## apb_top
module apb_top #(parameter DATA_WIDTH = 32 , parameter ADDR_WIDTH = 32) (
		output [DATA_WIDTH-1:0]	PRDATA_o,
		input 					PCLK_i,
		input 					PRESETn_i,
		input [DATA_WIDTH-1:0]	PWRDATA_i,
		input [ADDR_WIDTH-1:0]	PADDR_i,
		input 					PWRITE_i,
		input 					PREADY_i,
		input 					EVENT_i
);
	wire [DATA_WIDTH-1:0]	p_rd_intr, pwrdata_intr, paddr_intr;
	wire 					p_ready_intr, psel_intr, pena_intr, pwrite_intr;				
	apb_master  #(.DATA_WIDTH(DATA_WIDTH), .ADDR_WIDTH(ADDR_WIDTH))  master_inst(
		.PCLK(PCLK_i),
		.PRESETn(PRESETn_i),
		.evnt_trig_i(EVENT_i),
		.data_i(PWRDATA_i),
		.addr_i(PADDR_i),
		.pwrite_i(PWRITE_i),
		.PRDATA(p_rd_intr),
		.PREADY(p_ready_intr),
		.PSEL(psel_intr),
		.PENABLE(pena_intr),
		.PADDR(paddr_intr),
		.PWRDATA(pwrdata_intr),
		.PWRITE(pwrite_intr),
		.PRDATA_o(PRDATA_o)
	);
	APB_slave #(.DATA_WIDTH(DATA_WIDTH), .ADDR_WIDTH(ADDR_WIDTH)) slave_inst(
		.PREADY(PREADY_i),
		.PWRDATA(pwrdata_intr), 
		.PADDR(paddr_intr),
		.PCLK(PCLK_i),
		.PRESETn(PRESETn_i),
		.PWRITE(pwrite_intr),
		.PENABLE(pena_intr),
		.PSEL(psel_intr),
		.PRDATA(p_rd_intr),
		.PREADY_o(p_ready_intr)
	);
endmodule
For scale: roughly 1000 flip-flops, roughly 100 I/O pins, about 40000 um2 of cells after synthesis.
make LEC_CHECK=0 ABC_AREA=0 CAP_MARGIN=5 CORE_MARGIN=2 CORE_UTILIZATION=72 CTS_CLUSTER_DIAMETER=388 PLACE_DENSITY=0.65 SETUP_SLACK_MARGIN=-0.07 SLEW_MARGIN=20 finish   # period 3.12 ns
run.sh (not shown) runs the stock make flow with config.mk's settings and CLKGATE_MAP_FILE=.
The starting point completed, yet does not pass: negative setup slack.
Next try:
Settings changed: ABC_AREA 0 to default, CAP_MARGIN 5 to 20, CORE_UTILIZATION 72 to 40, CTS_CLUSTER_DIAMETER 388 to default, PLACE_DENSITY 0.65 to default, SETUP_SLACK_MARGIN -0.07 to default.
Clock period 3.12 ns to 6.0 ns, I/O delays scaled along.
Now the flow passed the timing, design-rule and antenna checks.
Global-route usage goes down by 21 points.
Via count goes down by 13%.
Power goes down by about 50%.
Combinational power goes down by about 60%.
Synthesized area does not change.
Synthesized cell count is unchanged.
Register-to-register slack gets better by 2.6 ns.
Sequential cell count stays the same.
Non-clock buffer count goes down by 184.
Utilization goes down by 42 points.
Cell count goes up by 13%.
Next try:
Settings changed: CAP_MARGIN 20 to 0, CELL_PAD_IN_SITES_GLOBAL_PLACEMENT from default to 2, CORE_UTILIZATION 40 to 59, GPL_TIMING_DRIVEN from default to 1, PLACE_DENSITY_LB_ADDON from default to 0.23.
Clock period 6.0 ns to 8.88 ns, I/O delays scaled along.
After rerunning: Worst setup slack is better by 0.81 ns. Global-route usage went up by 7.7 points. Core utilization went up by 21 points. Synthesized area does not change. Via count went down by 0.49%. Power went down by 34%. Wire length went down by 7.6%. Sequential share of layout area went up by 1.4 points.
Next try:
Settings changed: CAP_MARGIN 0 to 20, CELL_PAD_IN_SITES_GLOBAL_PLACEMENT 2 to default, CORE_UTILIZATION 59 to 72, GPL_TIMING_DRIVEN 1 to default, PLACE_DENSITY from default to 0.65, PLACE_DENSITY_LB_ADDON 0.23 to default, SETUP_SLACK_MARGIN from default to 0.73.
Clock period 8.88 ns to 3.11 ns, I/O delays scaled along.
What happened: Now the flow finished but fails on negative setup slack; clock skew is about the same; combinational power rises to 3.8 times its value; worst setup slack is worse by 1.8 ns; cell area rose by 9.6%; area after synthesis does not change; clock-buffer cell count climbs by 13.

* * *

The RTL this note starts from:
==> flow/design.v <==
`timescale 1ns / 1ps
module apb_master #(parameter DATA_WIDTH = 32, parameter ADDR_WIDTH = 32) (
		output 					PSEL,
		output 					PENABLE,
		output  [ADDR_WIDTH-1:0] PADDR,
		output  [DATA_WIDTH-1:0]	PWRDATA,
		output  					PWRITE,
		output  [DATA_WIDTH-1:0]	PRDATA_o,
		input  [DATA_WIDTH-1:0]	PRDATA,
		input  [DATA_WIDTH-1:0] data_i,
		input  [ADDR_WIDTH-1:0]	addr_i,
		input 					PCLK,
		input 					PRESETn,
		input 					PREADY,
		input 					evnt_trig_i,
		input 					pwrite_i
);
parameter IDLE = 2'd0;
parameter SETUP = 2'd1;
parameter ACCESS = 2'd2;
reg [1:0]	state, next_state;
always@(posedge PCLK) begin
	if(!PRESETn)
		state <= IDLE ;
	else
		state <= next_state ;
end
always@(*) begin
	case(state)
		IDLE : begin
			if (evnt_trig_i)
				next_state <= SETUP ;
			else 
				next_state <= IDLE;
		end
		SETUP : next_state <= ACCESS;
		ACCESS : begin
			if(PREADY)
				next_state <= IDLE ;
			else 
				next_state <= ACCESS ;
		end
		default : next_state <= IDLE ;
	endcase
end
assign PSEL = PRESETn ? (state != IDLE) : 1'b0;
assign PENABLE = (state == ACCESS) ;
assign PWRITE = pwrite_i;
assign PWRDATA = data_i;
assign PADDR = addr_i;
assign PRDATA_o = PRDATA;
endmodule
`timescale 1ns / 1ps
module APB_slave #( parameter DATA_WIDTH = 32, parameter ADDR_WIDTH = 32)(
    output  reg [DATA_WIDTH-1:0] PRDATA,
    output                       PREADY_o,
    input                    PREADY,
    input   [DATA_WIDTH-1:0] PWRDATA, 
    input   [ADDR_WIDTH-1:0] PADDR,
    input                    PCLK,
    input                    PRESETn,
    input                    PWRITE,
    input                    PENABLE,
    input                    PSEL
    );
    parameter  IDLE   = 2'd0, SETUP = 2'd1, ACCESS =2'd2;
    reg [DATA_WIDTH-1:0]    APB_MEM [ADDR_WIDTH-1:0];
    reg [1:0] prsnt_state , next_state ;
    always@(posedge PCLK , negedge PRESETn) begin   
        if(!PRESETn)
            prsnt_state <= IDLE ;
        else 
            prsnt_state <= next_state ;
    end
   always@(* ) begin
        next_state <= prsnt_state;
        case (prsnt_state)
            IDLE : begin
                if(PSEL )
                    next_state <= SETUP;        
                else 
                    next_state <= IDLE;
            end
            SETUP : begin
                if(PENABLE)
                    next_state <= ACCESS;
                else 
                    next_state <= IDLE;
            end
            ACCESS : begin
                if(PREADY) begin
                    if(!PSEL) 
                        next_state <= IDLE ;
                    else
                        next_state <= SETUP ;
                end
                else 
                    next_state <= ACCESS;
            end
            default : next_state <= IDLE;
        endcase
   end
   always@(*) begin
         if(!PRESETn)
            PRDATA = 32'd0;
         else begin
            if((next_state == ACCESS) && !PWRITE && (PADDR < ADDR_WIDTH))
                PRDATA = APB_MEM[PADDR];
            else 
                PRDATA = 32'd0;    
         end
   end
   always@(posedge PCLK) begin
         if((next_state == ACCESS) && PWRITE && (PADDR < ADDR_WIDTH))
            APB_MEM[PADDR] <= PWRDATA ;
   end
   assign PREADY_o = PREADY ;
endmodule
`timescale 1ns / 1ps
module apb_top #(parameter DATA_WIDTH = 32 , parameter ADDR_WIDTH = 32) (
		output [DATA_WIDTH-1:0]	PRDATA_o,
		input 					PCLK_i,
		input 					PRESETn_i,
		input [DATA_WIDTH-1:0]	PWRDATA_i,
		input [ADDR_WIDTH-1:0]	PADDR_i,
		input 					PWRITE_i,
		input 					PREADY_i,
		input 					EVENT_i
);
	wire [DATA_WIDTH-1:0]	p_rd_intr, pwrdata_intr, paddr_intr;
	wire 					p_ready_intr, psel_intr, pena_intr, pwrite_intr;				
	apb_master  #(.DATA_WIDTH(DATA_WIDTH), .ADDR_WIDTH(ADDR_WIDTH))  master_inst(
		.PCLK(PCLK_i),
		.PRESETn(PRESETn_i),
		.evnt_trig_i(EVENT_i),
		.data_i(PWRDATA_i),
		.addr_i(PADDR_i),
		.pwrite_i(PWRITE_i),
		.PRDATA(p_rd_intr),
		.PREADY(p_ready_intr),
		.PSEL(psel_intr),
		.PENABLE(pena_intr),
		.PADDR(paddr_intr),
		.PWRDATA(pwrdata_intr),
		.PWRITE(pwrite_intr),
		.PRDATA_o(PRDATA_o)
	);
	APB_slave #(.DATA_WIDTH(DATA_WIDTH), .ADDR_WIDTH(ADDR_WIDTH)) slave_inst(
		.PREADY(PREADY_i),
		.PWRDATA(pwrdata_intr), 
		.PADDR(paddr_intr),
		.PCLK(PCLK_i),
		.PRESETn(PRESETn_i),
		.PWRITE(pwrite_intr),
		.PENABLE(pena_intr),
		.PSEL(psel_intr),
		.PRDATA(p_rd_intr),
		.PREADY_o(p_ready_intr)
	);
endmodule
Settings: LEC_CHECK=0, ABC_AREA=1, CAP_MARGIN=20, CORE_ASPECT_RATIO=0.95, CORE_MARGIN=2, CORE_UTILIZATION=72, CTS_CLUSTER_DIAMETER=237, MIN_ROUTING_LAYER=met1, PLACE_DENSITY_LB_ADDON=0.08, SLEW_MARGIN=30; clock period 3.13 ns.
The starting point completed, yet does not pass: negative setup slack.
==> next run, changes <==
--- a/flow/config.mk
+++ b/flow/config.mk
@@ -8 +8 @@
-export ABC_AREA = 1
+export ABC_AREA = 0
@@ -15,0 +16 @@
+export SETUP_SLACK_MARGIN = 0.93
Effect: The new run reached the layout checks and failed them: negative setup slack. Global-route usage went up by 4.9 points. Flip-flop count does not change. Register-to-register slack is worse by 890 ps. First-iteration DRC count went down by 26%. Area after synthesis went down by 11%.
==> next run, changes <==
==> flow/config.mk (replaced) <==
export PLATFORM = sky130hd
export DESIGN_NAME = apb_top
export DESIGN_NICKNAME = apb_top
export VERILOG_FILES = /design/flow/design.v
export SDC_FILE = /design/flow/constraint.sdc
export NUM_CORES = 4
export LEC_CHECK = 0
export ABC_AREA = 1
export CAP_MARGIN = 5
export CORE_MARGIN = 2
export CORE_UTILIZATION = 72
export CTS_CLUSTER_DIAMETER = 95
export PLACE_DENSITY = 0.65
export SETUP_SLACK_MARGIN = -0.28
export SLEW_MARGIN = 20
==> flow/constraint.sdc (replaced) <==
create_clock -name core_clock -period 3.12 [get_ports {PCLK_i}]
set_input_delay 0.6240 -clock core_clock [delete_from_list [all_inputs] [get_ports {PCLK_i}]]
set_output_delay 0.6240 -clock core_clock [all_outputs]
set_load 0.01 [all_outputs]
What happened: The changed run completed, yet does not pass: negative setup slack. Core utilization fell by 4.7 points. Worst setup slack gets better by 330 ps. Routed wire length decreases by about 11%. Non-clock buffer count shrinks by 54. Area after synthesis came out higher by about 12%. Global-route usage fell by 7.7 points.
==> next run, changes <==
--- a/flow/config.mk
+++ b/flow/config.mk
@@ -8,2 +8 @@
-export ABC_AREA = 1
-export CAP_MARGIN = 5
+export CAP_MARGIN = 20
@@ -12,3 +11 @@
-export CTS_CLUSTER_DIAMETER = 95
-export PLACE_DENSITY = 0.65
-export SETUP_SLACK_MARGIN = -0.28
+export PLACE_DENSITY_LB_ADDON = 0.13
==> flow/constraint.sdc (replaced) <==
create_clock -name core_clock -period 1.6 [get_ports {PCLK_i}]
set_input_delay 0.3200 -clock core_clock [delete_from_list [all_inputs] [get_ports {PCLK_i}]]
set_output_delay 0.3200 -clock core_clock [all_outputs]
set_load 0.01 [all_outputs]
Result: With this change the flow ended with an error in 5_1_grt on ODB-0269. Die size went down by 10%. Synthesized cell count drops by 55%. Synthesized area goes down by 11%.
==> next run, changes <==
--- a/flow/config.mk
+++ b/flow/config.mk
@@ -8,0 +9 @@
+export CORE_ASPECT_RATIO = 1.43
@@ -10,3 +11,4 @@
-export CORE_UTILIZATION = 72
-export PLACE_DENSITY_LB_ADDON = 0.13
-export SLEW_MARGIN = 20
+export CORE_UTILIZATION = 52
+export MIN_ROUTING_LAYER = met1
+export SETUP_SLACK_MARGIN = 1.03
+export SLEW_MARGIN = 30
==> flow/constraint.sdc (replaced) <==
create_clock -name core_clock -period 4.83 [get_ports {PCLK_i}]
set_input_delay 0.9660 -clock core_clock [delete_from_list [all_inputs] [get_ports {PCLK_i}]]
set_output_delay 0.9660 -clock core_clock [all_outputs]
set_load 0.01 [all_outputs]
Effect: With this change the flow completed without violations; die size rose by 38%; synthesized area is unchanged; synthesized cell count stays the same.

* * *

JK:
// apb_top: RTL as listed in full above, without the edits since
Settings: LEC_CHECK=0, CAP_MARGIN=20, CORE_MARGIN=2, CORE_UTILIZATION=28, SLEW_MARGIN=20; clock period 8.26 ns.
Changes in MS relative to JK:
- SETUP_SLACK_MARGIN: unset -> 0.93
- PLACE_DENSITY: unset -> 0.38
- CTS_CLUSTER_DIAMETER: unset -> 284
- CORE_UTILIZATION: 28 -> 72
- CAP_MARGIN: 20 -> 5
- ABC_AREA: unset -> 0
- the clock period (ns, I/O delays scaled along): 8.26 -> 3.12
Notes after the runs:
MS finished every stage; the final checks, however, were not passed, the failures being setup timing. MS vs JK: critical path depth up in MS. MS vs. JK: logic gate share of total power climbed 1.6 points, number of nets in the final layout rose about 14%, via count higher. Summary of MS over JK: total power after layout picked up an extra 160%; final worst slack saw a decrease; number of setup buffers added after CTS picked up an extra 70. MS vs JK — post-route fraction of the period consumed by the critical path rose 35 points. Sort JK and MS by via count of the first global-routing pass, descending, and MS comes first. Min length in cells of the worst reg-to-reg path across JK and MS: JK. MS reports its path type of the worst min-delay path as in2async while JK reports reg2reg.
Here is what was changed in the inputs of AL compared with MS.
- CTS_CLUSTER_DIAMETER: 284 -> unset
- SETUP_SLACK_MARGIN: 0.93 -> unset
- CORE_UTILIZATION: 72 -> 40
- ABC_AREA: 0 -> unset
- PLACE_DENSITY: 0.38 -> unset
- CAP_MARGIN: 5 -> 20
- the clock period (ns, I/O delays scaled along): 3.12 -> 5.6
==> results <==
- Every stage of the flow completed for AL, and the final layout passed the timing, design-rule and antenna checks.
- MS finished every stage; the final checks, however, were not passed, the failures being setup timing.
- AL vs. MS: data arrival at the endpoint of the critical path went up by 1.08 ns.
- Going from MS to AL, filler cell count in the final layout increased 6462; sequential cell count neither gained nor lost much; area growth from synthesis to layout moved down; final area down about 7%; via count went down.
- AL vs MS: final antenna diode count up
- Measured against each other, AL and MS differ in clock buffer and inverter area fraction after layout, the higher figure coming from AL.
- Looking at worst voltage drop across the vdd grid, AL sits about 65% below MS.
- Non-clock buffer total of the final layout, AL vs MS: down by more than half
- The routed length on met1 of AL exceeds that of MS by 2500 µm.
> inputs changed (AL -> TR)
- a change of CORE_UTILIZATION from 40 to 72
- an added SETUP_SLACK_MARGIN of 0.94
- an added CTS_CLUSTER_DIAMETER of 351
- an added CTS_CLUSTER_SIZE of 10
- an added ABC_AREA of 1
- a change of the clock period (ns, I/O delays scaled along) from 5.6 to 3.17
The layout from TR, despite a flow that completed every stage, fails the layout checks, with the failing checks listed as setup timing.
Relative to AL, worst setup slack decreased by 0.33 ns in TR.
Summary of TR over AL: number of tap cells added at floorplan fell 39%; area of combinational cells with multiple inputs has increased; met2 routed wirelength picked up an extra about 40%.
Comparing length of the first detailed-routing pass in iterations for AL and TR, the smaller number came from AL.
TR — count of clock-net buffers in the final layout 23 lower, AL as reference
Slowest cell on the critical path: clkdlybuf4s50_1 -> AL, nor2_4 -> TR
Net load switching power: lower on AL
TR ended with more final instance area than AL.
When the final numbers for AL and TR were put side by side, the power turned out to be smaller in AL.
Lower net count entering floorplan goes to AL over TR.
Relative to TR, the following input files were edited for PW:
- changing CTS_CLUSTER_DIAMETER from 351 to 377
- removing SETUP_SLACK_MARGIN (formerly 0.94)
- setting MIN_ROUTING_LAYER to met1 for the first time
- removing ABC_AREA (formerly 1)
- setting CORE_ASPECT_RATIO to 0.72 for the first time
- changing SLEW_MARGIN from 20 to 30
- setting PLACE_DENSITY_LB_ADDON to 0.08 for the first time
- removing CTS_CLUSTER_SIZE (formerly 10)
- changing the clock period (ns, I/O delays scaled along) from 3.17 to 3.13
Results
Relative to TR, tightest slew margin relative to the limit has gone up in PW. Diff TR -> PW | count of plain and timing-repair buffers | down by more than 10%. | cell area after placement | PW vs TR | 8.8% lower |. Against TR, PW reports a global-route usage that is lower. When PW is measured against TR, its initial antenna violation count turns out 13 lower. Total wire length for PW: 30% down relative to TR. Nothing crashed in PW and all stages finished; the problem is that the final layout failed, the offending checks being setup timing.
Power is estimated from default activity; no workload was simulated.
